**design/flow/config.mk**
```make
export PLATFORM = sky130hd
export DESIGN_NAME = LAB_3
export DESIGN_NICKNAME = LAB_3
export VERILOG_FILES = /design/flow/design.v
export SDC_FILE = /design/flow/constraint.sdc
export NUM_CORES = 4
export LEC_CHECK = 0
export ABC_AREA = 1
export CAP_MARGIN = 20
export CORE_MARGIN = 2
export CORE_UTILIZATION = 68
export SETUP_SLACK_MARGIN = 0.3
export SLEW_MARGIN = 20
```
**design/flow/constraint.sdc**
```tcl
create_clock -name core_clock -period 1.17 [get_ports {Clk}]
set_input_delay 0.2340 -clock core_clock [delete_from_list [all_inputs] [get_ports {Clk}]]
set_output_delay 0.2340 -clock core_clock [all_outputs]
set_load 0.01 [all_outputs]
```
**design/flow/run.sh**
```bash
#!/bin/bash
# the make line also repeats each setting of config.mk as NAME=value (left out here)
make -C /OpenROAD-flow-scripts/flow DESIGN_CONFIG=/design/flow/config.mk WORK_HOME=/design/flow/orfs CLKGATE_MAP_FILE= finish
```
**design/flow/design.v**
```verilog
module L3Decoder (Y31, Y30, Y29, Y28, Y27, Y26, Y25, Y24, Y23, Y22, Y21, Y20, Y19, Y18, Y17, Y16, Y15, Y14, Y13, Y12, Y11, Y10, Y9, Y8, Y7, Y6, Y5, Y4, Y3, Y2, Y1, Y0, s, en); 
	output reg Y31, Y30, Y29, Y28, Y27, Y26, Y25, Y24, Y23, Y22, Y21, Y20, Y19, Y18, Y17, Y16, Y15, Y14, Y13, Y12, Y11, Y10, Y9, Y8, Y7, Y6, Y5, Y4, Y3, Y2, Y1, Y0; 
	input [4:0] s;
	input en; 
	always @(s or en)   begin 
		if (en == 1'b1) 
			case ( s ) 
				5'd0 : {Y31,Y30,Y29,Y28,Y27,Y26,Y25,Y24,Y23,Y22,Y21,Y20,Y19,Y18,Y17,Y16,Y15,Y14,Y13,Y12,Y11,Y10,Y9,Y8,Y7,Y6,Y5,Y4,Y3,Y2,Y1,Y0} = 32'h00000001;
				5'd1 : {Y31,Y30,Y29,Y28,Y27,Y26,Y25,Y24,Y23,Y22,Y21,Y20,Y19,Y18,Y17,Y16,Y15,Y14,Y13,Y12,Y11,Y10,Y9,Y8,Y7,Y6,Y5,Y4,Y3,Y2,Y1,Y0} = 32'h00000002;
				5'd2 : {Y31,Y30,Y29,Y28,Y27,Y26,Y25,Y24,Y23,Y22,Y21,Y20,Y19,Y18,Y17,Y16,Y15,Y14,Y13,Y12,Y11,Y10,Y9,Y8,Y7,Y6,Y5,Y4,Y3,Y2,Y1,Y0} = 32'h00000004;
				5'd3 : {Y31,Y30,Y29,Y28,Y27,Y26,Y25,Y24,Y23,Y22,Y21,Y20,Y19,Y18,Y17,Y16,Y15,Y14,Y13,Y12,Y11,Y10,Y9,Y8,Y7,Y6,Y5,Y4,Y3,Y2,Y1,Y0} = 32'h00000008; 
				5'd4 : {Y31,Y30,Y29,Y28,Y27,Y26,Y25,Y24,Y23,Y22,Y21,Y20,Y19,Y18,Y17,Y16,Y15,Y14,Y13,Y12,Y11,Y10,Y9,Y8,Y7,Y6,Y5,Y4,Y3,Y2,Y1,Y0} = 32'h00000010;
				5'd5 : {Y31,Y30,Y29,Y28,Y27,Y26,Y25,Y24,Y23,Y22,Y21,Y20,Y19,Y18,Y17,Y16,Y15,Y14,Y13,Y12,Y11,Y10,Y9,Y8,Y7,Y6,Y5,Y4,Y3,Y2,Y1,Y0} = 32'h00000020;
				5'd6 : {Y31,Y30,Y29,Y28,Y27,Y26,Y25,Y24,Y23,Y22,Y21,Y20,Y19,Y18,Y17,Y16,Y15,Y14,Y13,Y12,Y11,Y10,Y9,Y8,Y7,Y6,Y5,Y4,Y3,Y2,Y1,Y0} = 32'h00000040;
				5'd7 : {Y31,Y30,Y29,Y28,Y27,Y26,Y25,Y24,Y23,Y22,Y21,Y20,Y19,Y18,Y17,Y16,Y15,Y14,Y13,Y12,Y11,Y10,Y9,Y8,Y7,Y6,Y5,Y4,Y3,Y2,Y1,Y0} = 32'h00000080;
				5'd8 : {Y31,Y30,Y29,Y28,Y27,Y26,Y25,Y24,Y23,Y22,Y21,Y20,Y19,Y18,Y17,Y16,Y15,Y14,Y13,Y12,Y11,Y10,Y9,Y8,Y7,Y6,Y5,Y4,Y3,Y2,Y1,Y0} = 32'h00000100;
				5'd9 : {Y31,Y30,Y29,Y28,Y27,Y26,Y25,Y24,Y23,Y22,Y21,Y20,Y19,Y18,Y17,Y16,Y15,Y14,Y13,Y12,Y11,Y10,Y9,Y8,Y7,Y6,Y5,Y4,Y3,Y2,Y1,Y0} = 32'h00000200;
				5'd10: {Y31,Y30,Y29,Y28,Y27,Y26,Y25,Y24,Y23,Y22,Y21,Y20,Y19,Y18,Y17,Y16,Y15,Y14,Y13,Y12,Y11,Y10,Y9,Y8,Y7,Y6,Y5,Y4,Y3,Y2,Y1,Y0} = 32'h00000400;
				5'd11: {Y31,Y30,Y29,Y28,Y27,Y26,Y25,Y24,Y23,Y22,Y21,Y20,Y19,Y18,Y17,Y16,Y15,Y14,Y13,Y12,Y11,Y10,Y9,Y8,Y7,Y6,Y5,Y4,Y3,Y2,Y1,Y0} = 32'h00000800;
				5'd12: {Y31,Y30,Y29,Y28,Y27,Y26,Y25,Y24,Y23,Y22,Y21,Y20,Y19,Y18,Y17,Y16,Y15,Y14,Y13,Y12,Y11,Y10,Y9,Y8,Y7,Y6,Y5,Y4,Y3,Y2,Y1,Y0} = 32'h00001000;
				5'd13: {Y31,Y30,Y29,Y28,Y27,Y26,Y25,Y24,Y23,Y22,Y21,Y20,Y19,Y18,Y17,Y16,Y15,Y14,Y13,Y12,Y11,Y10,Y9,Y8,Y7,Y6,Y5,Y4,Y3,Y2,Y1,Y0} = 32'h00002000;
				5'd14: {Y31,Y30,Y29,Y28,Y27,Y26,Y25,Y24,Y23,Y22,Y21,Y20,Y19,Y18,Y17,Y16,Y15,Y14,Y13,Y12,Y11,Y10,Y9,Y8,Y7,Y6,Y5,Y4,Y3,Y2,Y1,Y0} = 32'h00004000;
				5'd15: {Y31,Y30,Y29,Y28,Y27,Y26,Y25,Y24,Y23,Y22,Y21,Y20,Y19,Y18,Y17,Y16,Y15,Y14,Y13,Y12,Y11,Y10,Y9,Y8,Y7,Y6,Y5,Y4,Y3,Y2,Y1,Y0} = 32'h00008000;
				5'd16: {Y31,Y30,Y29,Y28,Y27,Y26,Y25,Y24,Y23,Y22,Y21,Y20,Y19,Y18,Y17,Y16,Y15,Y14,Y13,Y12,Y11,Y10,Y9,Y8,Y7,Y6,Y5,Y4,Y3,Y2,Y1,Y0} = 32'h00010000;
				5'd17: {Y31,Y30,Y29,Y28,Y27,Y26,Y25,Y24,Y23,Y22,Y21,Y20,Y19,Y18,Y17,Y16,Y15,Y14,Y13,Y12,Y11,Y10,Y9,Y8,Y7,Y6,Y5,Y4,Y3,Y2,Y1,Y0} = 32'h00020000;
				5'd18: {Y31,Y30,Y29,Y28,Y27,Y26,Y25,Y24,Y23,Y22,Y21,Y20,Y19,Y18,Y17,Y16,Y15,Y14,Y13,Y12,Y11,Y10,Y9,Y8,Y7,Y6,Y5,Y4,Y3,Y2,Y1,Y0} = 32'h00040000;
				5'd19: {Y31,Y30,Y29,Y28,Y27,Y26,Y25,Y24,Y23,Y22,Y21,Y20,Y19,Y18,Y17,Y16,Y15,Y14,Y13,Y12,Y11,Y10,Y9,Y8,Y7,Y6,Y5,Y4,Y3,Y2,Y1,Y0} = 32'h00080000;
				5'd20: {Y31,Y30,Y29,Y28,Y27,Y26,Y25,Y24,Y23,Y22,Y21,Y20,Y19,Y18,Y17,Y16,Y15,Y14,Y13,Y12,Y11,Y10,Y9,Y8,Y7,Y6,Y5,Y4,Y3,Y2,Y1,Y0} = 32'h00100000;
				5'd21: {Y31,Y30,Y29,Y28,Y27,Y26,Y25,Y24,Y23,Y22,Y21,Y20,Y19,Y18,Y17,Y16,Y15,Y14,Y13,Y12,Y11,Y10,Y9,Y8,Y7,Y6,Y5,Y4,Y3,Y2,Y1,Y0} = 32'h00200000;
				5'd22: {Y31,Y30,Y29,Y28,Y27,Y26,Y25,Y24,Y23,Y22,Y21,Y20,Y19,Y18,Y17,Y16,Y15,Y14,Y13,Y12,Y11,Y10,Y9,Y8,Y7,Y6,Y5,Y4,Y3,Y2,Y1,Y0} = 32'h00400000;
				5'd23: {Y31,Y30,Y29,Y28,Y27,Y26,Y25,Y24,Y23,Y22,Y21,Y20,Y19,Y18,Y17,Y16,Y15,Y14,Y13,Y12,Y11,Y10,Y9,Y8,Y7,Y6,Y5,Y4,Y3,Y2,Y1,Y0} = 32'h00800000;
				5'd24: {Y31,Y30,Y29,Y28,Y27,Y26,Y25,Y24,Y23,Y22,Y21,Y20,Y19,Y18,Y17,Y16,Y15,Y14,Y13,Y12,Y11,Y10,Y9,Y8,Y7,Y6,Y5,Y4,Y3,Y2,Y1,Y0} = 32'h01000000;
				5'd25: {Y31,Y30,Y29,Y28,Y27,Y26,Y25,Y24,Y23,Y22,Y21,Y20,Y19,Y18,Y17,Y16,Y15,Y14,Y13,Y12,Y11,Y10,Y9,Y8,Y7,Y6,Y5,Y4,Y3,Y2,Y1,Y0} = 32'h02000000;
				5'd26: {Y31,Y30,Y29,Y28,Y27,Y26,Y25,Y24,Y23,Y22,Y21,Y20,Y19,Y18,Y17,Y16,Y15,Y14,Y13,Y12,Y11,Y10,Y9,Y8,Y7,Y6,Y5,Y4,Y3,Y2,Y1,Y0} = 32'h04000000;
				5'd27: {Y31,Y30,Y29,Y28,Y27,Y26,Y25,Y24,Y23,Y22,Y21,Y20,Y19,Y18,Y17,Y16,Y15,Y14,Y13,Y12,Y11,Y10,Y9,Y8,Y7,Y6,Y5,Y4,Y3,Y2,Y1,Y0} = 32'h08000000;
				5'd28: {Y31,Y30,Y29,Y28,Y27,Y26,Y25,Y24,Y23,Y22,Y21,Y20,Y19,Y18,Y17,Y16,Y15,Y14,Y13,Y12,Y11,Y10,Y9,Y8,Y7,Y6,Y5,Y4,Y3,Y2,Y1,Y0} = 32'h10000000;
				5'd29: {Y31,Y30,Y29,Y28,Y27,Y26,Y25,Y24,Y23,Y22,Y21,Y20,Y19,Y18,Y17,Y16,Y15,Y14,Y13,Y12,Y11,Y10,Y9,Y8,Y7,Y6,Y5,Y4,Y3,Y2,Y1,Y0} = 32'h20000000;
				5'd30: {Y31,Y30,Y29,Y28,Y27,Y26,Y25,Y24,Y23,Y22,Y21,Y20,Y19,Y18,Y17,Y16,Y15,Y14,Y13,Y12,Y11,Y10,Y9,Y8,Y7,Y6,Y5,Y4,Y3,Y2,Y1,Y0} = 32'h40000000;
				5'd31: {Y31,Y30,Y29,Y28,Y27,Y26,Y25,Y24,Y23,Y22,Y21,Y20,Y19,Y18,Y17,Y16,Y15,Y14,Y13,Y12,Y11,Y10,Y9,Y8,Y7,Y6,Y5,Y4,Y3,Y2,Y1,Y0} = 32'h80000000;
				default: {Y31,Y30,Y29,Y28,Y27,Y26,Y25,Y24,Y23,Y22,Y21,Y20,Y19,Y18,Y17,Y16,Y15,Y14,Y13,Y12,Y11,Y10,Y9,Y8,Y7,Y6,Y5,Y4,Y3,Y2,Y1,Y0} = 32'hxxxxxxxx; 
			endcase 
		else {Y31,Y30,Y29,Y28,Y27,Y26,Y25,Y24,Y23,Y22,Y21,Y20,Y19,Y18,Y17,Y16,Y15,Y14,Y13,Y12,Y11,Y10,Y9,Y8,Y7,Y6,Y5,Y4,Y3,Y2,Y1,Y0} = 32'h00000000; 
	end 
endmodule
module L3MUX(out, s, i31, i30, i29, i28, i27, i26, i25, i24, i23, i22, i21, i20, i19, i18, i17, i16, i15, i14, i13, i12, i11, i10, i9, i8, i7, i6, i5, i4, i3, i2, i1, i0);
   input [31:0] i0, i1, i2, i3, i4, i5, i6, i7, i8, i9, i10, i11, i12, i13, i14, i15, i16, i17, i18, i19, i20, i21, i22, i23, i24, i25, i26, i27, i28, i29, i30, i31;
   input [4:0] s;
   output reg [31:0] out;
	always @(s or i0 or i1 or i2 or i3 or i4 or i5 or i6 or i7 or i8 or i9 or i10 or i11 or i12 or i13 or i14 or i15 or i16 or i17 or i18 or i19 or i20 or i21 or i22 or i23 or i24 or i25 or i26 or i27 or i28 or i29 or i30 or i31)
	begin
		case (s)
			5'd0  : out = i0;
			5'd1  : out = i1;
			5'd2  : out = i2;
			5'd3  : out = i3;
			5'd4  : out = i4;
			5'd5  : out = i5;
			5'd6  : out = i6;
			5'd7  : out = i7;
			5'd8  : out = i8;
			5'd9  : out = i9;
			5'd10 : out = i10;
			5'd11 : out = i11;
			5'd12 : out = i12;
			5'd13 : out = i13;
			5'd14 : out = i14;
			5'd15 : out = i15;
			5'd16 : out = i16;
			5'd17 : out = i17;
			5'd18 : out = i18;
			5'd19 : out = i19;
			5'd20 : out = i20;
			5'd21 : out = i21;
			5'd22 : out = i22;
			5'd23 : out = i23;
			5'd24 : out = i24;
			5'd25 : out = i25;
			5'd26 : out = i26;
			5'd27 : out = i27;
			5'd28 : out = i28;
			5'd29 : out = i29;
			5'd30 : out = i30;
			5'd31 : out = i31; 
			default : out = 32'hxxxxxxx;
		endcase
	end
endmodule
module L3Register (q, data, clk, reset, enable);
	input [31:0] data ;
	input clk, reset, enable; 
	output  reg [31:0] q; 
	always @ ( posedge clk or posedge reset) 
		if (reset==1'b1) begin 
			q <= 32'h00000000; 
		end 
		else if (enable) begin 
			q <= data; 
		end
endmodule
module LAB_3 (rd1,rd2,ra1,ra2,wa,wd,Clk,WE,rst);
	input [31:0] wd;
	input [4:0] ra1,ra2,wa;
	input Clk, WE, rst;
	output [31:0] rd1,rd2;
	wire Y31, Y30, Y29, Y28, Y27, Y26, Y25, Y24, Y23, Y22, Y21, Y20, Y19, Y18, Y17, Y16, Y15, Y14, Y13, Y12, Y11, Y10, Y9, Y8, Y7, Y6, Y5, Y4, Y3, Y2, Y1, Y0; 
	wire [31:0] Q31, Q30, Q29, Q28, Q27, Q26, Q25, Q24, Q23, Q22, Q21, Q20, Q19, Q18, Q17, Q16, Q15, Q14, Q13, Q12, Q11, Q10, Q9, Q8, Q7, Q6, Q5, Q4, Q3, Q2, Q1, Q0; 
	L3Decoder dec(Y31, Y30, Y29, Y28, Y27, Y26, Y25, Y24, Y23, Y22, Y21, Y20, Y19, Y18, Y17, Y16, Y15, Y14, Y13, Y12, Y11, Y10, Y9, Y8, Y7, Y6, Y5, Y4, Y3, Y2, Y1, Y0, 
					  wa,WE);
	assign Q0 = 32'h00000000;
	L3Register r1 (Q1 , wd,Clk,rst,Y1);
	L3Register r2 (Q2 , wd,Clk,rst,Y2);
	L3Register r3 (Q3 , wd,Clk,rst,Y3);
	L3Register r4 (Q4 , wd,Clk,rst,Y4);
	L3Register r5 (Q5 , wd,Clk,rst,Y5);
	L3Register r6 (Q6 , wd,Clk,rst,Y6);
	L3Register r7 (Q7 , wd,Clk,rst,Y7);
	L3Register r8 (Q8 , wd,Clk,rst,Y8);
	L3Register r9 (Q9 , wd,Clk,rst,Y9);
	L3Register r10(Q10, wd,Clk,rst,Y10);
	L3Register r11(Q11, wd,Clk,rst,Y11);
	L3Register r12(Q12, wd,Clk,rst,Y12);
	L3Register r13(Q13, wd,Clk,rst,Y13);
	L3Register r14(Q14, wd,Clk,rst,Y14);
	L3Register r15(Q15, wd,Clk,rst,Y15);
	L3Register r16(Q16, wd,Clk,rst,Y16);
	L3Register r17(Q17, wd,Clk,rst,Y17);
	L3Register r18(Q18, wd,Clk,rst,Y18);
	L3Register r19(Q19, wd,Clk,rst,Y19);
	L3Register r20(Q20, wd,Clk,rst,Y20);
	L3Register r21(Q21, wd,Clk,rst,Y21);
	L3Register r22(Q22, wd,Clk,rst,Y22);
	L3Register r23(Q23, wd,Clk,rst,Y23);
	L3Register r24(Q24, wd,Clk,rst,Y24);
	L3Register r25(Q25, wd,Clk,rst,Y25);
	L3Register r26(Q26, wd,Clk,rst,Y26);
	L3Register r27(Q27, wd,Clk,rst,Y27);
	L3Register r28(Q28, wd,Clk,rst,Y28);
	L3Register r29(Q29, wd,Clk,rst,Y29);
	L3Register r30(Q30, wd,Clk,rst,Y30);
	L3Register r31(Q31, wd,Clk,rst,Y31);
	L3MUX mux1 (rd1, ra1, Q31, Q30, Q29, Q28, Q27, Q26, Q25, Q24, Q23, Q22, Q21, Q20, Q19, Q18, Q17, Q16, Q15, Q14, Q13, Q12, Q11, Q10, Q9, Q8, Q7, Q6, Q5, Q4, Q3, Q2, Q1, Q0);
	L3MUX mux2 (rd2, ra2, Q31, Q30, Q29, Q28, Q27, Q26, Q25, Q24, Q23, Q22, Q21, Q20, Q19, Q18, Q17, Q16, Q15, Q14, Q13, Q12, Q11, Q10, Q9, Q8, Q7, Q6, Q5, Q4, Q3, Q2, Q1, Q0);
endmodule
```
==> results_dict.tcl, run 1 <==
# metrics dict for downstream scripts
set metrics [dict create \
    cts.sinks 992 \
    yosys_area_um2 55020 \
    port_buffers 113 \
    grt_overflow 23 \
    top_cell_area_share_pct 45.12 \
    avgSynthCellArea_um2 7.039 \
    dp_cells 9091 \
    cts_max_path_buffers 3 \
    ys_top_cells_by_count "2,304 x nand2_1, 1,096 x nand3_1, 992 x dfrtp_1" \
    htreeDepth 3 \
    die_height_um 288.5 \
    synth_flops 992 \
    rows 104 \
    synth_cell_types 20 \
    dieArea_um2 83210 \
    largest_area_cell "dfrtp_1" \
    stop_error "[ERROR GRT-0116] Global routing finished with congestion. Check the congestion regions in the DRC Viewer." \
    edf_count 0 \
    yosys_warnings 3 \
    mux_share_pct 0 \
    cts_buffers 103 \
    netlist_logic_family_top "simple AND/OR/NAND/NOR gates" \
    top_cell "nand2_1" \
    ys_sh_xor_pct 0 \
    gp_congestion 1.018 \
    yosysCellCount 7817 \
    dp_slack_ps -2003 \
    io_pins 114 \
    clockRootBuffer "clkbuf_16" \
    yosysSeqAreaShare_pct 45.12 \
    synthFlopType "dfrtp_1" \
    aoi_share_pct 9.023 \
    syn_area_um2 55020 \
    cts_hold_buf 0 \
    fp.coreArea_um2 80290 \
    initCoreUtil_pct 68.53 \
    synth-simple-area-share_pct 39.97 \
    syn_inst 7817 \
    fp_nets 7867 \
    lastStage "global routing" \
    dp_hpwl_mm 150.9 \
    outcome "did not finish" \
    track_usage_pct 83.03 \
    adder_share_pct 0 \
    synthArstFlopShare_pct 100.0 \
    topCellsByArea "dfrtp_1 45%, nand2_1 16%, nand3_1 10%, nand4_1 8.0%, o21ai_0 6.8%" \
    die_w_um 288.5 \
]
-- layer usage --
layer,overflow,GRT usage (%)
met5,0,50.63
met3,1,73.06
met4,14,79.31
met1,1,84.10
met2,7,94.53
-- metrics by stage --
| step | instance area (µm²) | hold slack (ps) | utilization [%] |
|---|---|---|---|
| after detailed placement | 65060 | 473.5 | 81.04 |
| after CTS | 73960 | 124.8 | 92.12 |
| after floorplan | 55450 | 433.4 | - |
| after global placement | 65060 | 467.0 | 81.04 |
-- repair_timing --
action	CTS
setup buffers	191
gates cloned	54
pin swaps	406
endpoints found under the setup margin	1056
gates resized	923
==> run 2: changes to the inputs <==
CAP_MARGIN = 30   (was 20)
CORE_ASPECT_RATIO = 1.31   (was unset)
CORE_UTILIZATION = 72   (was 68)
PLACE_DENSITY = 0.41   (was unset)
SETUP_SLACK_MARGIN = 0.33   (was 0.3)
==> results_dict.tcl, run 2 <==
# metrics dict for downstream scripts
set metrics [dict create \
    grt_overflow 2572 \
    cts_buffers 98 \
    clockRootBuffer "clkbuf_16" \
    yosysSeqAreaShare_pct 45.12 \
    avgSynthCellArea_um2 7.039 \
    lastStage "global routing" \
    htreeDepth 3 \
    synth-simple-area-share_pct 39.97 \
    dieArea_um2 78670 \
    fp.coreArea_um2 76050 \
    die_height_um 320.4 \
    gp_congestion 1.005 \
    dpl_cell_area_um2 64850 \
    dp_cells 8978 \
    edf_count 0 \
    fp_nets 7867 \
    netlist_logic_family_top "simple AND/OR/NAND/NOR gates" \
    synthFlopType "dfrtp_1" \
    ys_sh_xor_pct 0 \
    yosys_area_um2 55020 \
    syn_area_um2 55020 \
    synth_flops 992 \
    rows 116 \
    topCellsByArea "dfrtp_1 45%, nand2_1 16%, nand3_1 10%, nand4_1 8.0%, o21ai_0 6.8%" \
    cts_max_path_buffers 3 \
    dp_hpwl_mm 155.0 \
    mux_share_pct 0 \
    aoi_share_pct 9.023 \
    synth_cell_types 20 \
    stop_error "[ERROR GRT-0116] Global routing finished with congestion. Check the congestion regions in the DRC Viewer." \
    synthArstFlopShare_pct 100.0 \
    yosysCellCount 7817 \
    ys_top_cells_by_count "2,304 x nand2_1, 1,096 x nand3_1, 992 x dfrtp_1" \
    adder_share_pct 0 \
    syn_inst 7817 \
    cts.sinks 992 \
    outcome "did not finish" \
    io_pins 114 \
    die_w_um 245.5 \
    yosys_warnings 3 \
    port_buffers 113 \
    top_cell "nand2_1" \
    largest_area_cell "dfrtp_1" \
    top_cell_area_share_pct 45.12 \
    track_usage_pct 98.64 \
    initCoreUtil_pct 72.35 \
    dp_slack_ps -1896 \
]
-- run 2: repair_timing --
action,4_1_cts
hold buffers,0
buffers inserted,208
gates cloned,51
pin swaps,478
gates resized,874
setup endpoints to repair,1056
-- run 2: layer usage --
layer | GRT overflow | track usage [%]
met3 | 245 | 91.49
met1 | 218 | 96.29
met2 | 1338 | 106.6
met5 | 27 | 81.60
met4 | 744 | 102.1
-- run 2: through the flow --
stage               hold slack (ps)  setup TNS, ps
floorplan                     433.4              -
global placement              466.7        -907120
detailed placement            475.6        -969010
CTS                           17.26         -58690
==> run 3: changes to the inputs <==
CTS_CLUSTER_SIZE = 10   (was unset)
SETUP_SLACK_MARGIN = 0.35   (was 0.33)
==> results_dict.tcl, run 3 <==
# metrics dict for downstream scripts
set metrics [dict create \
    dpl_cell_area_um2 64850 \
    die_w_um 245.5 \
    clockRootBuffer "clkbuf_16" \
    lastStage "global routing" \
    avgSynthCellArea_um2 7.039 \
    yosys_warnings 3 \
    aoi_share_pct 9.023 \
    fp.coreArea_um2 76050 \
    yosysSeqAreaShare_pct 45.12 \
    topCellsByArea "dfrtp_1 45%, nand2_1 16%, nand3_1 10%, nand4_1 8.0%, o21ai_0 6.8%" \
    rows 116 \
    netlist_logic_family_top "simple AND/OR/NAND/NOR gates" \
    stop_error "[ERROR GRT-0116] Global routing finished with congestion. Check the congestion regions in the DRC Viewer." \
    edf_count 0 \
    synth-simple-area-share_pct 39.97 \
    adder_share_pct 0 \
    yosysCellCount 7817 \
    top_cell_area_share_pct 45.12 \
    track_usage_pct 93.46 \
    initCoreUtil_pct 72.35 \
    dp_hpwl_mm 155.0 \
    cts_hold_buf 0 \
    outcome "did not finish" \
    synth_flops 992 \
    htreeDepth 3 \
    cts_buffers 110 \
    synthArstFlopShare_pct 100.0 \
    cts_max_path_buffers 3 \
    synthFlopType "dfrtp_1" \
    syn_inst 7817 \
    fp_nets 7867 \
    grt_overflow 1037 \
    cts.sinks 992 \
    synth_cell_types 20 \
    syn_area_um2 55020 \
    dp_slack_ps -1896 \
    yosys_area_um2 55020 \
    gp_congestion 1.005 \
    ys_top_cells_by_count "2,304 x nand2_1, 1,096 x nand3_1, 992 x dfrtp_1" \
    port_buffers 113 \
    top_cell "nand2_1" \
    die_height_um 320.4 \
    ys_sh_xor_pct 0 \
    dieArea_um2 78670 \
    io_pins 114 \
    mux_share_pct 0 \
    largest_area_cell "dfrtp_1" \
]
[run 3: timing repair]
item | CTS
pin swaps | 518
cloned | 41
resized | 856
setup buffers | 179
endpoints found under the setup margin | 1056
[run 3: routing by layer]
metal	overflow	GRT usage, %
met4	372	94.75
met5	16	72.03
met1	78	93.13
met2	476	100.5
met3	95	86.55
[run 3: metrics by stage]
stage               util [%]  cells
floorplan                  -   7817
global placement       85.26   8978
detailed placement     85.26   8978
CTS                    94.89   9325
==> run 4: changes to the inputs <==
ABC_AREA = unset   (was 1)
CAP_MARGIN = 20   (was 30)
CELL_PAD_IN_SITES_DETAIL_PLACEMENT = 0   (was unset)
CORE_ASPECT_RATIO = 1.79   (was 1.31)
CORE_UTILIZATION = 57   (was 72)
CTS_CLUSTER_SIZE = unset   (was 10)
HOLD_SLACK_MARGIN = 0.18   (was unset)
MAX_ROUTING_LAYER = met5   (was unset)
PLACE_DENSITY = 0.56   (was 0.41)
SETUP_SLACK_MARGIN = unset   (was 0.35)
clock period = 4.03 ns   (was 1.17 ns; I/O delays follow)
==> results_dict.tcl, run 4 <==
# flow metrics
set metrics [dict create \
    critPathCaptureType "output port" \
    critical_path.startpoint "ra1[3]" \
    finalInstanceArea_um2 63290 \
    setup_slack_ps -78.66 \
    stdcell_count 5937 \
    power_frac_comb_pct 17.5 \
    cts_hold_buf 0 \
    fp.coreArea_um2 87260 \
    clockRootBuffer "clkbuf_16" \
    power.leakage_nw 28.63 \
    flop_area_um2 24820 \
    fin_crit_sh_pct 102.0 \
    holdWs_ps 531.8 \
    power-top-group "sequential cells" \
    die_w_um 225.9 \
    cts.sinks 992 \
    routed_via_density 8.140 \
    grt_pass1_wl_mm 378.0 \
    outcome "failed layout checks" \
    total_power_mw 28.31 \
    startpoint_type "input port" \
    clkLatencyLatePin_ps 760 \
    first_iter_violations 8903 \
    finalMaxSlewViolations 0 \
    clkPwrFrac_pct 33.3 \
    initCoreUtil_pct 57.57 \
    syn_area_um2 50240 \
    synth_cell_types 62 \
    warning_count 39 \
    mux_share_pct 24.32 \
    path_cells "buf_4, buf_4, nor2_4, buf_12, and2_2, buf_4, buf_4, a22oi_1, nand4_1, or3_4, dlygate4sd2_1" \
    grt_max_degree 141 \
    dpl_cell_area_um2 58190 \
    final-comb-area_um2 25240 \
    hold_path_class "reg2reg" \
    grt_setup_unrepaired "true" \
    r2r-end "r17.q[3]$_DFFE_PP0P_" \
    synthToLayoutAreaGrowth_pct 25.98 \
    ys_sh_xor_pct 0 \
    num_vias 48326 \
    worst_slew_pin_slew_ps 1200 \
    cts_tree "yes" \
    critPathSlowestCell "or3_4" \
    slew_headroom_pct 19.72 \
    final_core_util_pct 72.53 \
    nNetsFinal 4699 \
    synthArstFlopShare_pct 100.0 \
    hold_path_end "r15.q[16]$_DFFE_PP0P_" \
    syn_inst 4177 \
    routed.top_layer "met5" \
    avgSynthCellArea_um2 12.03 \
    top_cell "mux2_2" \
    cts_buffers 93 \
    htreeDepth 3 \
    vdd_drop_max_mv 0.4742 \
    netlist_logic_family_top "multiplexers" \
    io_pins 114 \
    setup_viol 7 \
    grt_antenna_before_repair 31 \
    yosys_warnings 3 \
    dp_hpwl_mm 173.7 \
    synth_flops 992 \
    wl_met1_mm 83.07 \
    hold_violations 0 \
    hold_path_depth 1 \
    crit_family "buffers and inverters" \
    maxCapViolCount 0 \
    met2_length_mm 106.9 \
    path_class "in2out" \
    grt_overflow 0 \
    reg2regPathDepth 1 \
    crit_path_max_fanout 11 \
    check.faults "setup timing" \
    top_cell_area_share_pct 49.41 \
    crit_arrival_ps 3300 \
    powerClk_mw 9.43 \
    skew_ps 0 \
    critPathRequiredTime_ps 3220 \
    topCellsByArea "dfrtp_1 49%, mux2_2 23%, a22oi_1 9.1%, and3_1 2.8%, clkbuf_1 2.1%" \
    endpoint "rd1[21]" \
    avgRoutedWirePerCell_um 45.79 \
    synthFlopType "dfrtp_1" \
    wl_met3_mm 43.73 \
    edf_count 0 \
    p_seq_mw 13.9 \
    comb-power_mw 4.95 \
    port_buffers 113 \
    ys_top_cells_by_count "1,009 x mux2_2, 992 x dfrtp_1, 611 x a22oi_1" \
    aoi_share_pct 13.25 \
    wl_mm 271.9 \
    largest_area_cell "dfrtp_1" \
    adder_share_pct 0 \
    switchingPower_mw 8.689 \
    p_seq_share_pct 49.2 \
    yosys_area_um2 50240 \
    max_stage_delay_ps 380 \
    die_height_um 401.2 \
    period_needed_ps 4109 \
    tns_ps -283.8 \
    timing.fmax_mhz 243.4 \
    track_usage_pct 60.59 \
    cp.depth 11 \
    synth-simple-area-share_pct 9.339 \
    cpMostUsedCell "buf_4" \
    dp_slack_ps -1063 \
    drc 0 \
    p_int_mw 19.62 \
    drtPass1Iterations 10 \
    cts_max_path_buffers 3 \
    dieArea_um2 90630 \
    power.density_nw_per_um2 447.3 \
    yosysCellCount 4177 \
    holdCritStartpoint "r15.q[16]$_DFFE_PP0P_" \
    rows 145 \
    r2r_start "r17.q[3]$_DFFE_PP0P_" \
    p_sw_share_pct 30.69 \
    fillers 5914 \
    fp_nets 4227 \
    gp_congestion 1.077 \
    grt_pass1_vias 48740 \
    path_clk_slew_ps 80 \
    dp_cells 5662 \
    path_buffers 6 \
    ant_nets 0 \
    rrSetupSlack_ps 3050 \
    yosysSeqAreaShare_pct 49.41 \
]
==> run 4: final cells by class <==
class                   instances  area share, %
diodes                         34         0.1344
clock buffers                 131          4.238
clock inverters                42         0.7631
inverters                       6        0.04151
multi-input cells            2754          39.88
flip-flops and latches        992          39.22
well taps                    1176          2.325
repair buffers                802          13.39
==> run 4: metal layers <==
layer  vias up  global-route usage [%]
met4        22                   61.35
met1     23484                   66.42
met5         -                   2.242
met2      5250                   79.88
li1      17192                       -
met3      2378                   33.10
==> run 4: what timing repair did <==
| item | 4_1_cts | 5_1_grt |
|---|---|---|
| buffers inserted | 54 | 11 |
| pin swaps | 56 | 45 |
| gates resized | 410 | 106 |
| endpoints found under the setup margin | 64 | 59 |
| cloned | 5 | 0 |
==> run 5: changes to the inputs <==
CELL_PAD_IN_SITES_DETAIL_PLACEMENT = unset   (was 0)
CORE_ASPECT_RATIO = unset   (was 1.79)
CORE_UTILIZATION = 50   (was 57)
CTS_CLUSTER_SIZE = 95   (was unset)
HOLD_SLACK_MARGIN = unset   (was 0.18)
MAX_ROUTING_LAYER = unset   (was met5)
PLACE_DENSITY = unset   (was 0.56)
SETUP_SLACK_MARGIN = 0.3   (was unset)
clock period = 3.53 ns   (was 4.03 ns; I/O delays follow)
==> results_dict.tcl, run 5 <==
# flow metrics
set metrics [dict create \
    comb-power_mw 6.02 \
    slew_headroom_pct 17.34 \
    fillers 7188 \
    grt_antenna_before_repair 14 \
    grt_pass1_wl_mm 357.3 \
    track_usage_pct 49.83 \
    die_height_um 321.0 \
    cts_buffers 106 \
    port_buffers 113 \
    cts_hold_buf 0 \
    clkLatencyLatePin_ps 710 \
    synth_flops 992 \
    initCoreUtil_pct 50.31 \
    synth-simple-area-share_pct 9.339 \
    largest_area_cell "dfrtp_1" \
    timing.fmax_mhz 278.9 \
    edf_count 0 \
    avgSynthCellArea_um2 12.03 \
    clkPwrFrac_pct 35.0 \
    setup_viol 8 \
    cts.sinks 992 \
    adder_share_pct 0 \
    die_w_um 321.0 \
    p_seq_share_pct 47.1 \
    final_core_util_pct 68.69 \
    fp_nets 4227 \
    critical_path.startpoint "ra2[0]" \
    num_vias 47100 \
    path_buffers 5 \
    p_seq_mw 15.9 \
    yosysSeqAreaShare_pct 49.41 \
    drtPass1Iterations 7 \
    top_cell_area_share_pct 49.41 \
    setup_slack_ps -56.13 \
    endpoint "rd2[15]" \
    p_sw_share_pct 29.45 \
    aoi_share_pct 13.25 \
    powerClk_mw 11.9 \
    r2r-end "r7.q[2]$_DFFE_PP0P_" \
    r2r_start "r7.q[2]$_DFFE_PP0P_" \
    startpoint_type "input port" \
    power_frac_comb_pct 17.8 \
    critPathCaptureType "output port" \
    htreeDepth 3 \
    switchingPower_mw 9.961 \
    topCellsByArea "dfrtp_1 49%, mux2_2 23%, a22oi_1 9.1%, and3_1 2.8%, clkbuf_1 2.1%" \
    reg2regPathDepth 1 \
    vdd_drop_max_mv 0.4000 \
    skew_ps 0 \
    mux_share_pct 24.32 \
    worst_slew_pin_slew_ps 1239 \
    clockRootBuffer "clkbuf_16" \
    fin_crit_sh_pct 101.6 \
    io_pins 114 \
    yosys_warnings 3 \
    finalMaxSlewViolations 0 \
    nNetsFinal 4886 \
    drc 0 \
    crit_family "simple AND/OR/NAND/NOR gates" \
    path_cells "buf_16, buf_12, nand2b_4, buf_8, nor2_4, buf_12, a222oi_1, nand3_1, or4_1, buf_2" \
    avgRoutedWirePerCell_um 42.57 \
    period_needed_ps 3586 \
    rows 116 \
    critPathRequiredTime_ps 2820 \
    synthFlopType "dfrtp_1" \
    syn_area_um2 50240 \
    cts_tree "yes" \
    grt_setup_unrepaired "true" \
    critPathSlowestCell "a222oi_1" \
    check.faults "setup timing" \
    synthArstFlopShare_pct 100.0 \
    ys_top_cells_by_count "1,009 x mux2_2, 992 x dfrtp_1, 611 x a22oi_1" \
    warning_count 29 \
    holdWs_ps 451.3 \
    ys_sh_xor_pct 0 \
    fp.coreArea_um2 99860 \
    cpMostUsedCell "buf_12" \
    routed_via_density 7.559 \
    hold_violations 0 \
    path_class "in2out" \
    gp_congestion 1.040 \
    first_iter_violations 7588 \
    maxCapViolCount 0 \
    grt_max_degree 99 \
    crit_path_max_fanout 13 \
    dp_hpwl_mm 163.5 \
    cp.depth 10 \
    cts_max_path_buffers 3 \
    wl_mm 265.3 \
    yosysCellCount 4177 \
    p_int_mw 23.86 \
    path_clk_slew_ps 60 \
    netlist_logic_family_top "multiplexers" \
    synthToLayoutAreaGrowth_pct 36.53 \
    dieArea_um2 103000 \
    outcome "failed layout checks" \
    max_stage_delay_ps 540 \
    power-top-group "sequential cells" \
    top_cell "mux2_2" \
    power.density_nw_per_um2 493.0 \
    rrSetupSlack_ps 2650 \
    synth_cell_types 62 \
    grt_pass1_vias 44565 \
    power.leakage_nw 30.57 \
    crit_arrival_ps 2880 \
    grt_overflow 0 \
    syn_inst 4177 \
    hold_path_class "in2async" \
    ant_nets 0 \
    yosys_area_um2 50240 \
]
## run 5: per-stage QoR
step / worst slack, ps / std cells / setup TNS (ps) / area [µm²] / total power [mW]
6_report: -56.13 / 6231 / -197.6 / 68590 / 33.82
5_1_grt: -59.71 / 6224 / -242.9 / 68570 / 34.71
4_1_cts: -6.417 / 6121 / -6.417 / 66050 / 33.20
3_5_place_dp: -1252 / 5803 / -54260 / 58940 / 21.03
3_3_place_gp: -1267 / 5803 / -55400 / 58920 / 20.85
2_1_floorplan: -10840 / 4177 / - / 50240 / 18.30
## run 5: per-layer routing
metal | GRT usage, % | part of all wire (%) | up-vias
met3 | 21.11 | 16 | 1378
met1 | 66.14 | 36 | 23898
li1 | - | - | 17554
met5 | 0 | 0.13 | -
met4 | 30.71 | 8.8 | 14
met2 | 66.80 | 38 | 4256
## run 5: repair_timing
action	4_1_cts	5_1_grt
resized	788	285
pin swaps	212	200
gates cloned	11	11
buffers inserted	112	89
setup endpoints to repair	64	64
## run 5: layout make-up
class,instances,area [µm²],share of cell area (%)
multi-input combinational,2755,26780,39.05
sequential,992,24820,36.19
timing repair buffer,975,11680,17.03
clock buffer,152,3122,4.551
tap,1298,1624,2.368
clock inverter,43,509.2,0.7424
inverter,6,26.28,0.03831
antenna,10,25.02,0.03648
==> run 6: changes to the inputs <==
CORE_UTILIZATION = 60   (was 50)
CTS_CLUSTER_SIZE = 41   (was 95)
MAX_ROUTING_LAYER = met4   (was unset)
SETUP_SLACK_MARGIN = unset   (was 0.3)
clock period = 3.29 ns   (was 3.53 ns; I/O delays follow)
==> results_dict.tcl, run 6 <==
# flow metrics
set metrics [dict create \
    wl_mm 279.2 \
    period_needed_ps 3548 \
    yosys_area_um2 50240 \
    outcome "failed layout checks" \
    final_core_util_pct 82.53 \
    topCellsByArea "dfrtp_1 49%, mux2_2 23%, a22oi_1 9.1%, and3_1 2.8%, clkbuf_1 2.1%" \
    clkPwrFrac_pct 34.3 \
    die_w_um 293.4 \
    grt_pass1_wl_mm 371.3 \
    edf_count 0 \
    drtPass1Iterations 15 \
    hold_path_depth 1 \
    grt_setup_unrepaired "true" \
    comb-power_mw 6.70 \
    reg2regPathDepth 1 \
    yosysSeqAreaShare_pct 49.41 \
    setup_viol 63 \
    clockRootBuffer "clkbuf_16" \
    switchingPower_mw 11.21 \
    vdd_drop_max_mv 0.5940 \
    critical_path.startpoint "ra2[2]" \
    dpl_cell_area_um2 58690 \
    finalMaxSlewViolations 0 \
    cts_hold_buf 0 \
    first_iter_violations 10294 \
    holdWs_ps 530.0 \
    final-comb-area_um2 27160 \
    cpMostUsedCell "buf_12" \
    setup_slack_ps -258.4 \
    track_usage_pct 63.62 \
    cp.depth 12 \
    synth_flops 992 \
    crit_family "simple AND/OR/NAND/NOR gates" \
    fp_nets 4227 \
    holdCritStartpoint "r4.q[10]$_DFFE_PP0P_" \
    rrSetupSlack_ps 2350 \
    path_class "in2out" \
    port_buffers 113 \
    dp_hpwl_mm 166.6 \
    maxCapViolCount 0 \
    syn_area_um2 50240 \
    syn_inst 4177 \
    drc 0 \
    yosys_warnings 3 \
    grt_overflow 0 \
    powerClk_mw 12.5 \
    ys_top_cells_by_count "1,009 x mux2_2, 992 x dfrtp_1, 611 x a22oi_1" \
    largest_area_cell "dfrtp_1" \
    power_frac_comb_pct 18.3 \
    max_stage_delay_ps 450 \
    path_buffers 7 \
    power.leakage_nw 30.56 \
    ys_sh_xor_pct 0 \
    path_cells "buf_12, buf_16, or3b_4, buf_12, nor2_4, buf_12, buf_12, buf_12, nand2_4, nand4_1, or4_4, buf_6" \
    fillers 4228 \
    r2r_start "r18.q[10]$_DFFE_PP0P_" \
    skew_ps 0 \
    tns_ps -9411 \
    hold_violations 0 \
    top_cell_area_share_pct 49.41 \
    timing.fmax_mhz 281.8 \
    crit_arrival_ps 2890 \
    critPathRequiredTime_ps 2630 \
    cts_max_path_buffers 3 \
    nNetsFinal 4887 \
    flop_area_um2 24820 \
    finalInstanceArea_um2 68740 \
    synth-simple-area-share_pct 9.339 \
    cts_buffers 104 \
    p_int_mw 25.30 \
    warning_count 36 \
    yosysCellCount 4177 \
    avgSynthCellArea_um2 12.03 \
    p_sw_share_pct 30.70 \
    routed_via_density 8.454 \
    die_height_um 293.4 \
    cts.sinks 992 \
    fp.coreArea_um2 83290 \
    num_vias 51410 \
    r2r-end "r18.q[10]$_DFFE_PP0P_" \
    hold_path_end "r4.q[10]$_DFFE_PP0P_" \
    power-top-group "sequential cells" \
    slew_headroom_pct 8.137 \
    synth_cell_types 62 \
    p_seq_mw 17.3 \
    initCoreUtil_pct 60.32 \
    aoi_share_pct 13.25 \
    p_seq_share_pct 47.3 \
    path_clk_slew_ps 70 \
    startpoint_type "input port" \
    synthArstFlopShare_pct 100.0 \
    grt_pass1_vias 48907 \
    critPathCaptureType "output port" \
    check.faults "setup timing" \
    endpoint "rd2[28]" \
    adder_share_pct 0 \
    synthToLayoutAreaGrowth_pct 36.82 \
    cts_tree "yes" \
    fin_crit_sh_pct 107.9 \
    dieArea_um2 86070 \
    power.density_nw_per_um2 531.2 \
    mux_share_pct 24.32 \
    top_cell "mux2_2" \
    clkLatencyLatePin_ps 710 \
    io_pins 114 \
    hold_path_class "reg2reg" \
    htreeDepth 3 \
    avgRoutedWirePerCell_um 45.92 \
    rows 106 \
    netlist_logic_family_top "multiplexers" \
    grt_antenna_before_repair 33 \
    grt_max_degree 116 \
    crit_path_max_fanout 7 \
    worst_slew_pin_slew_ps 1372 \
    synthFlopType "dfrtp_1" \
    critPathSlowestCell "or3b_4" \
    ant_nets 0 \
    gp_congestion 1.112 \
]
## run 6: area by class of cell
cell class,instances,share of cell area (%)
repair buffers,979,16.89
clock buffers,151,4.578
flip-flops and latches,992,36.11
multi-input cells,2754,39.51
clock inverters,41,0.6207
inverters,6,0.03822
diodes,78,0.2840
well taps,1080,1.966
## run 6: per-layer routing
layer / up-vias / wire length, µm / track usage (%)
li1: 17648 / - / -
met1: 24830 / 87850 / 73.39
met2: 6208 / 101100 / 77.17
met3: 2724 / 56030 / 39.37
met4: 0 / 34260 / 50.42
met5: - / 0 / -
## run 6: repair_timing
item / in CTS / in global routing
resized: 935 / 308
cloned: 15 / 3
buffers inserted: 152 / 69
setup endpoints to repair: 64 / 64
pin swaps: 216 / 248
## run 6: stage by stage
step | cells | power, mW | setup WS [ps]
finish | 6081 | 36.51 | -258.4
floorplan | 4177 | 19.64 | -11030
global route | 6065 | 37.09 | -227.3
CTS | 5954 | 35.35 | -222.9
global placement | 5600 | 22.19 | -1440
detailed placement | 5600 | 22.57 | -1418
==> run 7: changes to the inputs <==
CORE_UTILIZATION = 12   (was 60)
CTS_CLUSTER_SIZE = unset   (was 41)
MAX_ROUTING_LAYER = unset   (was met4)
SETUP_SLACK_MARGIN = 0.3   (was unset)
clock period = 6.07 ns   (was 3.29 ns; I/O delays follow)
==> results_dict.tcl, run 7 <==
# flow metrics
set metrics [dict create \
    outcome "no timing/DRC/antenna violations" \
    synthFlopType "dfrtp_1" \
    nNetsFinal 4306 \
    synth_flops 992 \
    synth_cell_types 62 \
    path_cells "clkdlybuf4s15_2, buf_4, nand3b_2, nor2_4, buf_4, a22oi_1, nand4_1, or3_1, buf_4" \
    cts_max_path_buffers 3 \
    initCoreUtil_pct 12.06 \
    routed_via_density 4.502 \
    final_core_util_pct 15.24 \
    p_seq_share_pct 47.5 \
    max_stage_delay_ps 860 \
    startpoint_type "input port" \
    skew_ps 0 \
    critPathRequiredTime_ps 4860 \
    critical_path.startpoint "ra1[1]" \
    top_cell "mux2_2" \
    power-top-group "sequential cells" \
    syn_area_um2 50240 \
    worst_slew_pin_slew_ps 1284 \
    holdWs_ps 520.4 \
    slew_headroom_pct 14.02 \
    yosys_warnings 3 \
    ys_sh_xor_pct 0 \
    hold_violations 0 \
    htreeDepth 3 \
    vdd_drop_max_mv 0.2348 \
    topCellsByArea "dfrtp_1 49%, mux2_2 23%, a22oi_1 9.1%, and3_1 2.8%, clkbuf_1 2.1%" \
    p_int_mw 13.47 \
    holdCritStartpoint "r30.q[3]$_DFFE_PP0P_" \
    endpoint "rd1[27]" \
    warning_count 40 \
    drtPass1Iterations 8 \
    hold_path_depth 1 \
    p_seq_mw 9.18 \
    largest_area_cell "dfrtp_1" \
    dp_hpwl_mm 176.6 \
    synthToLayoutAreaGrowth_pct 26.40 \
    critPathSlowestCell "nor2_4" \
    yosys_area_um2 50240 \
    powerClk_mw 6.89 \
    cp.depth 9 \
    die_height_um 651.1 \
    r2r_start "r7.q[23]$_DFFE_PP0P_" \
    path_class "in2out" \
    gp_congestion 0.9816 \
    die_w_um 651.1 \
    first_iter_violations 7225 \
    critPathCaptureType "output port" \
    rrSetupSlack_ps 5170 \
    cts.sinks 992 \
    track_usage_pct 12.52 \
    path_buffers 4 \
    cts_buffers 105 \
    grt_overflow 0 \
    wl_mm 276.7 \
    ys_top_cells_by_count "1,009 x mux2_2, 992 x dfrtp_1, 611 x a22oi_1" \
    grt_antenna_before_repair 48 \
    clkPwrFrac_pct 35.7 \
    hold_path_class "reg2reg" \
    clockRootBuffer "clkbuf_16" \
    yosysSeqAreaShare_pct 49.41 \
    edf_count 0 \
    setup_slack_ps 353.4 \
    drc 0 \
    hold_path_end "r30.q[3]$_DFFE_PP0P_" \
    cpMostUsedCell "buf_4" \
    finalMaxSlewViolations 0 \
    grt_max_degree 154 \
    num_vias 44363 \
    top_cell_area_share_pct 49.41 \
    crit_path_max_fanout 21 \
    cts_tree "yes" \
    dp_slack_ps -280.2 \
    power.density_nw_per_um2 304.0 \
    switchingPower_mw 5.835 \
    grt_pass1_wl_mm 372.9 \
    p_sw_share_pct 30.22 \
    grt_setup_unrepaired "false" \
    reg2regPathDepth 1 \
    netlist_logic_family_top "multiplexers" \
    mux_share_pct 24.32 \
    tns_ps 0 \
    period_needed_ps 5717 \
    dieArea_um2 423900 \
    aoi_share_pct 13.25 \
    synthArstFlopShare_pct 100.0 \
    io_pins 114 \
    avgRoutedWirePerCell_um 28.07 \
    clkLatencyLatePin_ps 730 \
    power.leakage_nw 26.22 \
    crit_family "simple AND/OR/NAND/NOR gates" \
    fin_crit_sh_pct 94.18 \
    fp.coreArea_um2 416600 \
    fp_nets 4227 \
    synth-simple-area-share_pct 9.339 \
    setup_viol 0 \
    r2r-end "r7.q[23]$_DFFE_PP0P_" \
    port_buffers 113 \
    adder_share_pct 0 \
    path_clk_slew_ps 70 \
    ant_nets 0 \
    crit_arrival_ps 4500 \
    timing.fmax_mhz 174.9 \
    grt_pass1_vias 42260 \
    yosysCellCount 4177 \
    comb-power_mw 3.24 \
    power_frac_comb_pct 16.8 \
    avgSynthCellArea_um2 12.03 \
    cts_hold_buf 0 \
    maxCapViolCount 0 \
    syn_inst 4177 \
    rows 237 \
]
## run 7: what timing repair did
item	CTS	global route
resized	8	1
setup endpoints to repair	50	1
pin swaps	6	0
setup buffers	18	0
## run 7: per-layer routing
metal	GRT usage, %	routed length [µm]	vias up
met4	10.02	27360	24
li1	-	-	16387
met1	14.73	96300	22390
met2	18.36	115000	4144
met5	0.2490	238	-
met3	4.420	37790	1418
## run 7: per-stage QoR
stage          power, mW  instance area (µm²)  instances
5_1_grt            19.87                63480       9843
4_1_cts            19.26                63460       9835
3_5_place_dp       12.44                59670       9627
6_report           19.31                63510       9855
3_3_place_gp       12.36                59640       9626
2_1_floorplan      10.64                50240       4177
## run 7: area by class of cell
type	count	area, µm²
clock buffer	146	3024
antenna	19	47.55
sequential	992	24820
clock inverter	44	579.3
timing repair buffer	400	3964
multi-input combinational	2751	24160
inverter	6	26.28
fill	46181	353100
tap	5497	6878
==> run 8: changes to the inputs <==
CELL_PAD_IN_SITES_DETAIL_PLACEMENT = 0   (was unset)
CORE_ASPECT_RATIO = 1.79   (was unset)
CORE_UTILIZATION = 66   (was 12)
CTS_CLUSTER_DIAMETER = 80   (was unset)
CTS_CLUSTER_SIZE = 99   (was unset)
GPL_ROUTABILITY_DRIVEN = 0   (was unset)
GPL_TIMING_DRIVEN = 0   (was unset)
HOLD_SLACK_MARGIN = 0.18   (was unset)
MAX_ROUTING_LAYER = met5   (was unset)
PLACE_DENSITY = 0.56   (was unset)
SETUP_SLACK_MARGIN = unset   (was 0.3)
clock period = 7.86 ns   (was 6.07 ns; I/O delays follow)
==> results_dict.tcl, run 8 <==
# metrics dict for downstream scripts
set metrics [dict create \
    ys_top_cells_by_count "1,009 x mux2_2, 992 x dfrtp_1, 611 x a22oi_1" \
    avgSynthCellArea_um2 12.03 \
    rows 135 \
    synth-simple-area-share_pct 9.339 \
    die_height_um 373.1 \
    outcome "did not finish" \
    fp.coreArea_um2 75500 \
    io_pins 114 \
    topCellsByArea "dfrtp_1 49%, mux2_2 23%, a22oi_1 9.1%, and3_1 2.8%, clkbuf_1 2.1%" \
    yosysCellCount 4177 \
    mux_share_pct 24.32 \
    fp_nets 4227 \
    cts_max_path_buffers 3 \
    yosysSeqAreaShare_pct 49.41 \
    edf_count 0 \
    synth_flops 992 \
    cts_hold_buf 0 \
    dp_cells 5311 \
    lastStage "global routing" \
    syn_inst 4177 \
    syn_area_um2 50240 \
    synthArstFlopShare_pct 100.0 \
    grt_overflow 420 \
    dpl_cell_area_um2 54010 \
    stop_error "[ERROR GRT-0116] Global routing finished with congestion. Check the congestion regions in the DRC Viewer." \
    synthFlopType "dfrtp_1" \
    dp_hpwl_mm 189.2 \
    cts_buffers 36 \
    dieArea_um2 78440 \
    cts.repair.resized 0 \
    yosys_area_um2 50240 \
    ys_sh_xor_pct 0 \
    adder_share_pct 0 \
    track_usage_pct 81.38 \
    yosys_warnings 3 \
    clockRootBuffer "clkbuf_16" \
    netlist_logic_family_top "multiplexers" \
    post-cts-setup-buffers 0 \
    cts.sinks 992 \
    initCoreUtil_pct 66.54 \
    top_cell_area_share_pct 49.41 \
    port_buffers 112 \
    top_cell "mux2_2" \
    die_w_um 210.2 \
    htreeDepth 2 \
    synth_cell_types 62 \
    largest_area_cell "dfrtp_1" \
    aoi_share_pct 13.25 \
]
-- run 8: metal layers --
layer  global-route usage, %  GRT overflow
met1                   83.68            26
met2                   91.91           191
met3                   71.69            44
met4                   75.69           153
met5                   49.59             6
-- run 8: through the flow --
step	setup TNS (ps)	setup WS, ps
after floorplan	-7319310	-7378
after global placement	-	-13110
after detailed placement	0	322.0
after CTS	0	311.3
==> run 9: changes to the inputs <==
CORE_ASPECT_RATIO = 1.01   (was 1.79)
CORE_UTILIZATION = 57   (was 66)
CTS_CLUSTER_DIAMETER = unset   (was 80)
CTS_CLUSTER_SIZE = unset   (was 99)
GPL_ROUTABILITY_DRIVEN = unset   (was 0)
GPL_TIMING_DRIVEN = unset   (was 0)
SETUP_SLACK_MARGIN = 0.84   (was unset)
clock period = 3.33 ns   (was 7.86 ns; I/O delays follow)
==> results_dict.tcl, run 9 <==
# flow metrics
set metrics [dict create \
    hold_path_depth 1 \
    ys_top_cells_by_count "1,009 x mux2_2, 992 x dfrtp_1, 611 x a22oi_1" \
    grt_pass1_wl_mm 384.4 \
    ant_nets 0 \
    cpMostUsedCell "buf_4" \
    setup_viol 64 \
    critical_path.startpoint "ra2[1]" \
    maxCapViolCount 0 \
    r2r-end "r11.q[27]$_DFFE_PP0P_" \
    rows 109 \
    critPathCaptureType "output port" \
    track_usage_pct 61.28 \
    powerClk_mw 12.5 \
    hold_path_end "r4.q[10]$_DFFE_PP0P_" \
    flop_area_um2 24820 \
    synthFlopType "dfrtp_1" \
    synthToLayoutAreaGrowth_pct 36.98 \
    critPathSlowestCell "or4_4" \
    top_cell_area_share_pct 49.41 \
    grt_pass1_vias 49193 \
    holdCritStartpoint "r4.q[10]$_DFFE_PP0P_" \
    gp_congestion 1.098 \
    aoi_share_pct 13.25 \
    r2r_start "r11.q[27]$_DFFE_PP0P_" \
    netlist_logic_family_top "multiplexers" \
    ys_sh_xor_pct 0 \
    tns_ps -7855 \
    synth-simple-area-share_pct 9.339 \
    path_class "in2out" \
    power.leakage_nw 30.59 \
    dp_cells 5680 \
    clkLatencyLatePin_ps 750 \
    nNetsFinal 4890 \
    crit_family "simple AND/OR/NAND/NOR gates" \
    grt_antenna_before_repair 30 \
    first_iter_violations 10171 \
    yosys_area_um2 50240 \
    critPathRequiredTime_ps 2660 \
    cp.depth 9 \
    edf_count 0 \
    avgRoutedWirePerCell_um 46.73 \
    num_vias 51149 \
    path_clk_slew_ps 60 \
    grtUsageMet2_pct 78.72 \
    dp_hpwl_mm 170.5 \
    max_stage_delay_ps 570 \
    synth_flops 992 \
    drc 0 \
    cts_buffers 105 \
    endpoint "rd2[22]" \
    fp_nets 4227 \
    path_buffers 4 \
    routed_via_density 8.349 \
    check.faults "setup timing" \
    power-top-group "sequential cells" \
    grt_max_degree 113 \
    switchingPower_mw 11.22 \
    skew_ps 0 \
    topCellsByArea "dfrtp_1 49%, mux2_2 23%, a22oi_1 9.1%, and3_1 2.8%, clkbuf_1 2.1%" \
    adder_share_pct 0 \
    synthArstFlopShare_pct 100.0 \
    grt_overflow 0 \
    die_w_um 299.4 \
    mux_share_pct 24.32 \
    startpoint_type "input port" \
    hold_violations 0 \
    rrSetupSlack_ps 2360 \
    avgSynthCellArea_um2 12.03 \
    crit_path_max_fanout 10 \
    total_power_mw 36.33 \
    reg2regPathDepth 1 \
    syn_area_um2 50240 \
    path_cells "buf_12, buf_4, buf_4, nor2_1, and3_1, a211oi_1, nand4_1, or4_4, buf_6" \
    use_met3_pct 37.87 \
    outcome "failed layout checks" \
    htreeDepth 3 \
    p_seq_mw 17.1 \
    grt_setup_unrepaired "true" \
    hold_path_class "reg2reg" \
    timing.fmax_mhz 269.5 \
    p_int_mw 25.12 \
    cts.sinks 992 \
    cts_tree "yes" \
    initCoreUtil_pct 57.47 \
    largest_area_cell "dfrtp_1" \
    crit_arrival_ps 3040 \
    yosys_warnings 3 \
    finalMaxSlewViolations 0 \
    fillers 4987 \
    p_seq_share_pct 47.1 \
    period_needed_ps 3710 \
    slew_headroom_pct 21.01 \
    io_pins 114 \
    warning_count 41 \
    dieArea_um2 90530 \
    grtUsageMet1_pct 70.90 \
    die_height_um 302.4 \
    fp.coreArea_um2 87420 \
    cts_max_path_buffers 3 \
    fin_crit_sh_pct 111.4 \
    final-comb-area_um2 27080 \
    comb-power_mw 6.71 \
    power.density_nw_per_um2 528.0 \
    clockRootBuffer "clkbuf_16" \
    wl_mm 286.3 \
    drtPass1Iterations 15 \
    stdcell_count 6126 \
    vdd_drop_max_mv 0.5725 \
    yosysSeqAreaShare_pct 49.41 \
    synth_cell_types 62 \
    power_frac_comb_pct 18.5 \
    worst_slew_pin_slew_ps 1181 \
    port_buffers 113 \
    p_sw_share_pct 30.88 \
    setup_slack_ps -380.0 \
    yosysCellCount 4177 \
    grt.busiest_layer "met2" \
    top_cell "mux2_2" \
    clkPwrFrac_pct 34.5 \
    syn_inst 4177 \
]
-- run 9: repair_timing --
action	in CTS	in global routing
hold endpoints to repair	0	0
setup buffers	144	50
gates cloned	22	2
gates resized	944	209
pin swaps	229	175
endpoints found under the setup margin	64	64
hold buffers	0	0
-- run 9: final cells by class --
type,instances,area share (%)
multi-input combinational,2755,39.35
sequential,992,36.07
timing repair buffer,980,17.08
clock buffer,163,4.691
tap,1165,2.118
clock inverter,32,0.5400
antenna,33,0.1200
inverter,6,0.03818
-- run 9: stage by stage --
step / setup slack (ps) / area, µm² / hold WS, ps / util (%)
after floorplan: -11000 / 50730 / 485.2 / -
after global placement: -1232 / 58830 / 498.4 / 67.30
after detailed placement: -1144 / 58890 / 508.6 / 67.37
after CTS: -147.2 / 67120 / 521.8 / 76.78
after global routing: -265.8 / 68760 / 541.9 / 78.66
final: -380.0 / 68820 / 524.8 / 78.72
-- run 9: routing by layer --
layer	wire, µm	vias up
met5	1016	-
met4	34690	42
met3	55020	2572
met2	105300	6191
met1	90290	24725
li1	-	17619
==> run 10: changes to the inputs <==
ABC_AREA = 1   (was unset)
CELL_PAD_IN_SITES_DETAIL_PLACEMENT = unset   (was 0)
CORE_ASPECT_RATIO = unset   (was 1.01)
CORE_UTILIZATION = 72   (was 57)
HOLD_SLACK_MARGIN = unset   (was 0.18)
MAX_ROUTING_LAYER = unset   (was met5)
PLACE_DENSITY = 0.41   (was 0.56)
SETUP_SLACK_MARGIN = 0.22   (was 0.84)
clock period = 1.17 ns   (was 3.33 ns; I/O delays follow)
==> results_dict.tcl, run 10 <==
# metrics dict for downstream scripts
set metrics [dict create \
    yosys_area_um2 55020 \
    grt_overflow 1666 \
    htreeDepth 3 \
    dieArea_um2 78650 \
    fp.coreArea_um2 75820 \
    edf_count 0 \
    cts.sinks 992 \
    stop_error "[ERROR GRT-0116] Global routing finished with congestion. Check the congestion regions in the DRC Viewer." \
    gp_congestion 1.022 \
    fp_nets 7867 \
    dp_hpwl_mm 148.4 \
    topCellsByArea "dfrtp_1 45%, nand2_1 16%, nand3_1 10%, nand4_1 8.0%, o21ai_0 6.8%" \
    yosysSeqAreaShare_pct 45.12 \
    outcome "did not finish" \
    yosysCellCount 7817 \
    dp_slack_ps -2043 \
    largest_area_cell "dfrtp_1" \
    clockRootBuffer "clkbuf_16" \
    synth_cell_types 20 \
    top_cell_area_share_pct 45.12 \
    synthArstFlopShare_pct 100.0 \
    die_w_um 280.4 \
    synth_flops 992 \
    synthFlopType "dfrtp_1" \
    ys_sh_xor_pct 0 \
    netlist_logic_family_top "simple AND/OR/NAND/NOR gates" \
    synth-simple-area-share_pct 39.97 \
    syn_inst 7817 \
    aoi_share_pct 9.023 \
    io_pins 114 \
    lastStage "global routing" \
    yosys_warnings 3 \
    adder_share_pct 0 \
    cts_buffers 102 \
    track_usage_pct 95.22 \
    mux_share_pct 0 \
    port_buffers 113 \
    rows 101 \
    top_cell "nand2_1" \
    ys_top_cells_by_count "2,304 x nand2_1, 1,096 x nand3_1, 992 x dfrtp_1" \
    die_height_um 280.4 \
    syn_area_um2 55020 \
    avgSynthCellArea_um2 7.039 \
    initCoreUtil_pct 72.57 \
    dpl_cell_area_um2 64260 \
    cts_max_path_buffers 3 \
]
run 10: metal layers:
metal | global-route usage [%] | GRT overflow
met4 | 99.89 | 586
met1 | 92.89 | 122
met5 | 73.86 | 30
met2 | 102.9 | 778
met3 | 88.58 | 150
run 10: through the flow:
stage / power (mW) / cells
floorplan: 55.14 / 7817
global placement: 63.46 / 8943
detailed placement: 64.71 / 8943
CTS: 101.5 / 9368
run 10: what timing repair did:
item                                    4_1_cts
endpoints found under the setup margin     1056
pin swaps                                   473
resized                                     952
hold endpoints to repair                      1
hold buffers                                  1
cloned                                       58
setup buffers                               186
==> run 11: changes to the inputs <==
ABC_AREA = 0   (was 1)
CELL_PAD_IN_SITES_DETAIL_PLACEMENT = 0   (was unset)
CELL_PAD_IN_SITES_GLOBAL_PLACEMENT = 3   (was unset)
CORE_ASPECT_RATIO = 1.79   (was unset)
CORE_UTILIZATION = 66   (was 72)
CTS_CLUSTER_DIAMETER = 80   (was unset)
CTS_CLUSTER_SIZE = 75   (was unset)
GPL_ROUTABILITY_DRIVEN = 1   (was unset)
GPL_TIMING_DRIVEN = 1   (was unset)
HOLD_SLACK_MARGIN = 0.18   (was unset)
MAX_ROUTING_LAYER = met5   (was unset)
PLACE_DENSITY = unset   (was 0.41)
PLACE_DENSITY_LB_ADDON = 0.15   (was unset)
SETUP_SLACK_MARGIN = -0.51   (was 0.22)
TNS_END_PERCENT = 55   (was unset)
clock period = 7.86 ns   (was 1.17 ns; I/O delays follow)
==> results_dict.tcl, run 11 <==
# metrics dict for downstream scripts
set metrics [dict create \
    synthArstFlopShare_pct 100.0 \
    synth-simple-area-share_pct 9.339 \
    top_cell_area_share_pct 49.41 \
    aoi_share_pct 13.25 \
    ys_sh_xor_pct 0 \
    syn_inst 4177 \
    outcome "did not finish" \
    topCellsByArea "dfrtp_1 49%, mux2_2 23%, a22oi_1 9.1%, and3_1 2.8%, clkbuf_1 2.1%" \
    dieArea_um2 78440 \
    yosysCellCount 4177 \
    mux_share_pct 24.32 \
    rows 135 \
    fp.coreArea_um2 75500 \
    synth_flops 992 \
    netlist_logic_family_top "multiplexers" \
    initCoreUtil_pct 66.54 \
    yosys_warnings 3 \
    top_cell "mux2_2" \
    synthFlopType "dfrtp_1" \
    die_height_um 373.1 \
    lastStage "global placement without I/O" \
    stop_error "[ERROR FLW-0024] Place density exceeds 1.0 (current PLACE_DENSITY_LB_ADDON =  0.15). Please check if the value of  PLACE_DENSITY_LB_ADDON is between 0 and 0.99." \
    avgSynthCellArea_um2 12.03 \
    synth_cell_types 62 \
    die_w_um 210.2 \
    syn_area_um2 50240 \
    adder_share_pct 0 \
    ys_top_cells_by_count "1,009 x mux2_2, 992 x dfrtp_1, 611 x a22oi_1" \
    largest_area_cell "dfrtp_1" \
    yosys_area_um2 50240 \
    yosysSeqAreaShare_pct 49.41 \
    edf_count 0 \
    fp_nets 4227 \
]
Power figures rest on the tool's default switching activity, not on a simulated workload.
